==> flow/design.v <==
module ieee754multiplier (
    input logic clk, rst_n,
    input logic [31:0] a_i,
    input logic [31:0] b_i,
    input logic start_i,
    output logic done_o,
    output logic nan_o,
    output logic inifinit_o,
    output logic overflow_o,
    output logic underflow_o,
    output logic [31:0] product_o
);
typedef enum logic[1:0] {
    INITIAL_STATE = 2'b00,
    MULTIPLY_STEP = 2'b01,
    RESULT_VERIFICATION_STEP = 2'b10,
    DONE = 2'b11
} MULTIPLIER_FSM_STATE;
MULTIPLIER_FSM_STATE current_state;
logic [31:0] a_r, b_r;  
logic signal_a, signal_b;
logic [7:0] exponent_a, exponent_b;
logic [23:0] mantissa_a, mantissa_b;  
logic [47:0] mantissa_temp;
logic [9:0] exponent_temp;
logic [31:0] product_r;      
logic [1:0]  exponent_hi_r;  
always_comb begin : MULTIPLIER_COMB_BLOCK
    signal_a = a_r[31];  
    signal_b = b_r[31];  
    exponent_a = a_r[30:23];  
    exponent_b = b_r[30:23];  
    mantissa_a[23] = 1;
    mantissa_a[22:0] = a_r[22:0];   
    mantissa_b[23] = 1;
    mantissa_b[22:0] = b_r[22:0];   
    if (mantissa_a[22-:23] == 0 || mantissa_b[22-:23] == 0) begin  
        mantissa_temp = 0;  
        exponent_temp = 0;  
    end else begin
        mantissa_temp = mantissa_a * mantissa_b;  
        exponent_temp = exponent_a + exponent_b - 127;  
        if (mantissa_temp[47] == 1) begin  
            mantissa_temp = mantissa_temp >> 1;  
            exponent_temp = exponent_temp + 1;  
        end
    end
end
always_ff @(posedge clk, negedge rst_n) begin : MULTIPLIER_FF_BLOCK
    if(!rst_n) begin
        current_state <= INITIAL_STATE;
        a_r <= 32'b0;
        b_r <= 32'b0;
        product_r <= 32'b0;
        exponent_hi_r <= 2'b0;
        done_o <= 1'b0;
        nan_o <= 1'b0;
        inifinit_o <= 1'b0;
        overflow_o <= 1'b0;
        underflow_o <= 1'b0;
        product_o <= 32'b0;
    end else begin
        case (current_state)
            INITIAL_STATE, DONE: begin
                done_o <= 1'b0;
                if (start_i) begin
                    a_r <= a_i;
                    b_r <= b_i;
                    current_state <= MULTIPLY_STEP;
                end else begin
                    current_state <= INITIAL_STATE;
                end
            end
            MULTIPLY_STEP: begin
                product_r[31] <= signal_a ^ signal_b;  
                product_r[30:23] <= exponent_temp[7:0];  
                product_r[22:0] <= mantissa_temp[45:23];  
                exponent_hi_r <= exponent_temp[9:8];
                current_state <= RESULT_VERIFICATION_STEP;
            end
            RESULT_VERIFICATION_STEP: begin
                nan_o <= 1'b0;
                inifinit_o <= 1'b0;
                overflow_o <= 1'b0;
                underflow_o <= 1'b0;
                product_o <= product_r;
                if (product_r[30:23] == 8'hFF && product_r[22:0] != 23'b00) begin
                    nan_o <= 1'b1;
                    product_o <= 32'b00;
                end else if (product_r[30:23] == 8'b11111111 && product_r[22:0] == 23'b0) begin
                    inifinit_o <= 1'b1;
                end else if (exponent_hi_r[0] == 1'b1 || exponent_hi_r[1] == 1'b1) begin
                    overflow_o <= 1'b1;
                    product_o <= 32'h7FFFFFFF;
                end else if (product_r[30:23] == 8'b00000000) begin
                    underflow_o <= 1'b1;
                    product_o <= 32'b00;
                end
                done_o <= 1'b1;
                current_state <= DONE;
            end
        endcase
    end
end
endmodule
Settings: LEC_CHECK=0, CAP_MARGIN=20, CELL_PAD_IN_SITES_DETAIL_PLACEMENT=2, CELL_PAD_IN_SITES_GLOBAL_PLACEMENT=3, CORE_MARGIN=2, CORE_UTILIZATION=50, CTS_CLUSTER_DIAMETER=92, CTS_CLUSTER_SIZE=77, GPL_ROUTABILITY_DRIVEN=1, GPL_TIMING_DRIVEN=0, SLEW_MARGIN=20; clock period 12.3 ns.
run.sh (not shown) runs the stock make flow with config.mk's settings and CLKGATE_MAP_FILE=.
The baseline never finished: it broke off in global placement with GPL-0301.
Then changed:
==> flow/config.mk (replaced) <==
export PLATFORM = sky130hd
export DESIGN_NAME = ieee754multiplier
export DESIGN_NICKNAME = ieee754multiplier
export VERILOG_FILES = /design/flow/design.v
export SDC_FILE = /design/flow/constraint.sdc
export NUM_CORES = 4
export LEC_CHECK = 0
export CAP_MARGIN = 20
export CORE_MARGIN = 2
export CORE_UTILIZATION = 23
export SLEW_MARGIN = 20
==> flow/constraint.sdc (replaced) <==
create_clock -name core_clock -period 8.35 [get_ports {clk}]
set_input_delay 1.6700 -clock core_clock [delete_from_list [all_inputs] [get_ports {clk}]]
set_output_delay 1.6700 -clock core_clock [all_outputs]
set_load 0.01 [all_outputs]
Outcome:
- Now the flow finished with timing, DRC and antenna clean
- synthesized cell count is unchanged
- synthesized area stays the same
- die size went up by 110%
